Setup of build 67:
// conv
module conv (
input [4:0] stride,
input  conv_enable, 
output reg [18:0] address1 , address2, write_address,
output reg end_reach, full_conv_end, dot_sum_end,
input clk,
input reset,
input [9:0] w1 ,h1,w2,h2,
output reg [9:0] width, height
  );
reg [9:0] H1_index_outer , V1_index_outer ;
reg [5:0]	v1_index_inner , h1_index_inner ;
reg dot_sum_start ;
always @ (posedge clk) begin	 
		if (reset) begin
			H1_index_outer = 0;
			V1_index_outer = 0;
			v1_index_inner = 0;
			h1_index_inner = 0;
			address1 = 0;
			address2 = 0;
			write_address = 0;
			end_reach = 0;
			dot_sum_end = 0;
			dot_sum_start = 1;
			full_conv_end = 0;
			width = 0;
			height = 0;
		end
		else if (conv_enable) begin
				if (dot_sum_start) begin
						v1_index_inner = 0;
						h1_index_inner = 0;
						dot_sum_start = 0;
						dot_sum_end =0;
				end	
				if (!full_conv_end) begin
					address1 = address1 + 2'b01;
					h1_index_inner = h1_index_inner + 2'b01 ;
					if (h1_index_inner == w2) begin			 
						v1_index_inner = v1_index_inner + 1;
						h1_index_inner = 6'b0;								
						address1 = (v1_index_inner + V1_index_outer )* w1 + H1_index_outer;
					end	
					if (v1_index_inner == h2) begin			 
						H1_index_outer = H1_index_outer + stride;
						address1 = V1_index_outer * w1 + H1_index_outer ;
						dot_sum_start = 1;
						dot_sum_end =1;
						v1_index_inner = 6'b0;
					end
					if ((H1_index_outer + w2) > w1	) begin		 
						width = H1_index_outer;
						dot_sum_start = 1;
						V1_index_outer = V1_index_outer + stride;
						H1_index_outer = 10'b0000000000;
						address1 = V1_index_outer * w1;
					end
					if (address1 == h1*w1 ) 		full_conv_end = 1;		 
  ...
For scale: about 110 flip-flops, roughly 130 I/O pins, roughly 0.024 mm^2 of cells after synthesis.
clock: 8.67 ns
lec_check: 0
cap_margin: 20
core_aspect_ratio: 0.5
core_margin: 2
core_utilization: 72
cts_cluster_diameter: 142
cts_cluster_size: 38
place_density_lb_addon: 0.01
setup_slack_margin: 2.49
slew_margin: 20
tns_end_percent: 5
run.sh (not shown) runs the stock make flow with config.mk's settings and CLKGATE_MAP_FILE=.
Build 67 never completed; the flow aborted with a tool error in global routing.
diff inputs: build 67 => build 50
==> flow/config.mk <==
export PLATFORM = sky130hd
export DESIGN_NAME = conv
export DESIGN_NICKNAME = conv
export VERILOG_FILES = /design/flow/design.v
export SDC_FILE = /design/flow/constraint.sdc
export NUM_CORES = 4
export LEC_CHECK = 0
export CAP_MARGIN = 20
export CORE_MARGIN = 2
export CORE_UTILIZATION = 40
export SLEW_MARGIN = 20
==> flow/constraint.sdc <==
create_clock -name core_clock -period 10.6 [get_ports {clk}]
set_input_delay 2.1200 -clock core_clock [delete_from_list [all_inputs] [get_ports {clk}]]
set_output_delay 2.1200 -clock core_clock [all_outputs]
set_load 0.01 [all_outputs]
==> comparison <==
- [compare] base=build 67 new=build 50: routability-driven placement congestion ratio decreased 9.1%, placed wire-length estimate after detailed placement decreased about 7%.
- Build 50 vs build 67 — number of rows in the core area climbed by more than half
- Comparing cell total after placement for build 50 and build 67, the bigger number came from build 50.
- Of build 50 and build 67, the run reporting the higher area of the die was build 50.
- Build 50 completed end to end with timing, DRC and antenna clean.
#### Input delta (build 78 over build 50)
-- flow/config.mk --
<<< build 50, line 10
export CORE_UTILIZATION = 40
export SLEW_MARGIN = 20
>>> build 78, line 10
export CORE_UTILIZATION = 40
export HOLD_SLACK_MARGIN = 0.07
export PLACE_DENSITY = 0.93
export SLEW_MARGIN = 20
==> flow/constraint.sdc <==
create_clock -name core_clock -period 11.0 [get_ports {clk}]
set_input_delay 2.2000 -clock core_clock [delete_from_list [all_inputs] [get_ports {clk}]]
set_output_delay 2.2000 -clock core_clock [all_outputs]
set_load 0.01 [all_outputs]
Findings:
- Looking at the reports, build 78 completed the entire flow and the layout it produced met the timing, DRC and antenna checks.
- Diff build 78..build 50 | maximum fanout count along the critical path | unchanged
- Comparing build 50 with build 78, the clock buffer and inverter area fraction after layout came out essentially unchanged.
- Compared with build 50, build 78 shows a relative slew slack that is 9.0 points higher.
- Changes observed in build 78 relative to build 50: final worst setup slack has decreased; full die area roughly the same.
- Power, build 50 and build 78, lower one = build 78.
- Build 78: worst-case register-to-register setup slack 0.12 ns below build 50
[inputs] build 45 vs build 78
-- flow/config.mk --
<<< build 78, line 10
export CORE_UTILIZATION = 40
export HOLD_SLACK_MARGIN = 0.07
export PLACE_DENSITY = 0.93
export SLEW_MARGIN = 20
>>> build 45, line 10
export CORE_UTILIZATION = 40
export CTS_CLUSTER_DIAMETER = 390
export CTS_CLUSTER_SIZE = 98
export SLEW_MARGIN = 20
export TNS_END_PERCENT = 15
Notes after the runs:
Build 45: no failed stages, no open violations at the end
Looking at highest metal layer with signal wires, the met5 result is from build 78; the met4 one comes from build 45.
Re final instance count without filler cells: build 78 was lower than build 45.
[compare] base=build 78 new=build 45: leakage power moved up, combinational share of power has decreased.
Here is what was changed in the inputs of build 68 compared with build 45.
-- flow/config.mk --
<<< build 45, line 9
export CORE_MARGIN = 2
export CORE_UTILIZATION = 40
export CTS_CLUSTER_DIAMETER = 390
export CTS_CLUSTER_SIZE = 98
export SLEW_MARGIN = 20
export TNS_END_PERCENT = 15
>>> build 68, line 9
export CORE_MARGIN = 2
export CORE_UTILIZATION = 58
export SLEW_MARGIN = 20
==> flow/constraint.sdc <==
create_clock -name core_clock -period 5.9 [get_ports {clk}]
set_input_delay 1.1800 -clock core_clock [delete_from_list [all_inputs] [get_ports {clk}]]
set_output_delay 1.1800 -clock core_clock [all_outputs]
set_load 0.01 [all_outputs]
STATUS run=build 68 STAGES=ALL_DONE FINAL_CHECKS=FAILED CAUSE=negative setup slack
Compared with build 45, in build 68 area of the multi-input gates climbed 9.4%, max-slew headroom at the worst pin now larger, non-clock buffer count went up about 240%, cell area went up by 0.0063 mm^2, total vias in the final route went up by about 16%.
Reported for build 68 and build 45, number of buffers inserted for hold repair after clock tree synthesis turned out identical to the last digit.
Build 68 — die outline height about 17% lower, build 45 as reference
Per the comparison of build 68 with build 45, worst endpoint data arrival time went down; global-route total usage across every layer rose 12 points; met2 routing resource usage after global routing moved up; wire length on met1 moved up.

Setup of wip/tundra:
Starting RTL as in the previous note.
==> flow/design.v (excerpt) <==
module conv (
input [4:0] stride,
input  conv_enable, 
output reg [18:0] address1 , address2, write_address,
output reg end_reach, full_conv_end, dot_sum_end,
input clk,
input reset,
input [9:0] w1 ,h1,w2,h2,
output reg [9:0] width, height
  );
clock: 8.8 ns
lec_check: 0
cap_margin: 20
core_margin: 2
core_utilization: 68
cts_cluster_size: 25
max_routing_layer: met4
setup_slack_margin: 2.4
slew_margin: 20
wip/tundra terminated abnormally: 5_1_grt reported GRT-0232.
### wip/tundra -> wip/cedar
# wip/tundra
export LEC_CHECK = 0
export CAP_MARGIN = 20
export CORE_MARGIN = 2
export CORE_UTILIZATION = 68
export CTS_CLUSTER_SIZE = 25
export MAX_ROUTING_LAYER = met4
export SETUP_SLACK_MARGIN = 2.4
export SLEW_MARGIN = 20
create_clock -name core_clock -period 8.8 [get_ports {clk}]
# wip/cedar
export LEC_CHECK = 0
export CAP_MARGIN = 20
export CORE_MARGIN = 2
export CORE_UTILIZATION = 52
export SLEW_MARGIN = 20
create_clock -name core_clock -period 10.6 [get_ports {clk}]
As far as clock sink total goes, wip/tundra and wip/cedar are indistinguishable; the numbers are identical. Re synthesized cell count: no difference whatsoever between wip/tundra and wip/cedar. Of wip/cedar and wip/tundra, it is wip/cedar that has the higher die size. Every stage of the flow completed for wip/cedar, and the final layout passed the timing, DRC and antenna checks. Diff wip/cedar..wip/tundra | post-synth design cell area | unchanged.
Edits applied to the flow inputs when going from wip/cedar to wip/nickel:
# wip/cedar
export LEC_CHECK = 0
export CAP_MARGIN = 20
export CORE_MARGIN = 2
export CORE_UTILIZATION = 52
export SLEW_MARGIN = 20
create_clock -name core_clock -period 10.6 [get_ports {clk}]
# wip/nickel
export LEC_CHECK = 0
export CAP_MARGIN = 20
export CORE_MARGIN = 2
export CORE_UTILIZATION = 72
export CTS_CLUSTER_DIAMETER = 327
export CTS_CLUSTER_SIZE = 96
export SLEW_MARGIN = 20
create_clock -name core_clock -period 9.5 [get_ports {clk}]
Results
wip/nickel finished all stages; however, its layout fails the closing checks, the failures being negative setup slack.
In the reports for wip/cedar and wip/nickel, the smaller clock network power belongs to wip/cedar.
Side by side, number of standard cells in the final layout excluding fillers turned out higher in wip/nickel than in wip/cedar.
wip/nickel — post-synthesis to final-layout area growth 6.5 points higher, wip/cedar as reference
Going from wip/cedar to wip/nickel, final total negative setup slack lower, via total after detailed routing higher, worst reg-to-reg setup slack lower.
As far as fraction of the mapped netlist area in adder cells goes, wip/nickel and wip/cedar are indistinguishable; the numbers are identical.
Source of the critical timing path: w2[6] -> wip/cedar, h2[5] -> wip/nickel
For the area of the core, wip/nickel came in about 27% lower than wip/cedar did.
On summed area of non-filler cells in the final layout: between wip/cedar and wip/nickel, it ends up lower for wip/cedar.
Going from wip/cedar to wip/nickel, power grew by more than a quarter.
Number of multi-input combinational cells in the layout: wip/cedar vs wip/nickel, no meaningful difference
For wip/willow, these inputs were changed with respect to wip/nickel:
# wip/nickel
export LEC_CHECK = 0
export CAP_MARGIN = 20
export CORE_MARGIN = 2
export CORE_UTILIZATION = 72
export CTS_CLUSTER_DIAMETER = 327
export CTS_CLUSTER_SIZE = 96
export SLEW_MARGIN = 20
create_clock -name core_clock -period 9.5 [get_ports {clk}]
# wip/willow
export LEC_CHECK = 0
export CAP_MARGIN = 20
export CORE_MARGIN = 2
export CORE_UTILIZATION = 40
export SLEW_MARGIN = 20
create_clock -name core_clock -period 5.94 [get_ports {clk}]
Results
What the final checks of wip/nickel revealed, after a flow that finished every stage, was a layout that fails on negative setup slack.
wip/willow: flow complete, layout not clean; failing: negative setup slack
NOTE power dissipated by switching net loads wip/nickel->wip/willow increased by more than half
When the final numbers for wip/nickel and wip/willow were put side by side, the final clock period utilization by the worst path turned out to be smaller in wip/nickel.
On utilization after layout: wip/willow sits below wip/nickel.
Per the comparison of wip/willow with wip/nickel, final instance area climbed about 12%; met1 usage -22 points.
Power is estimated from default activity; no workload was simulated.
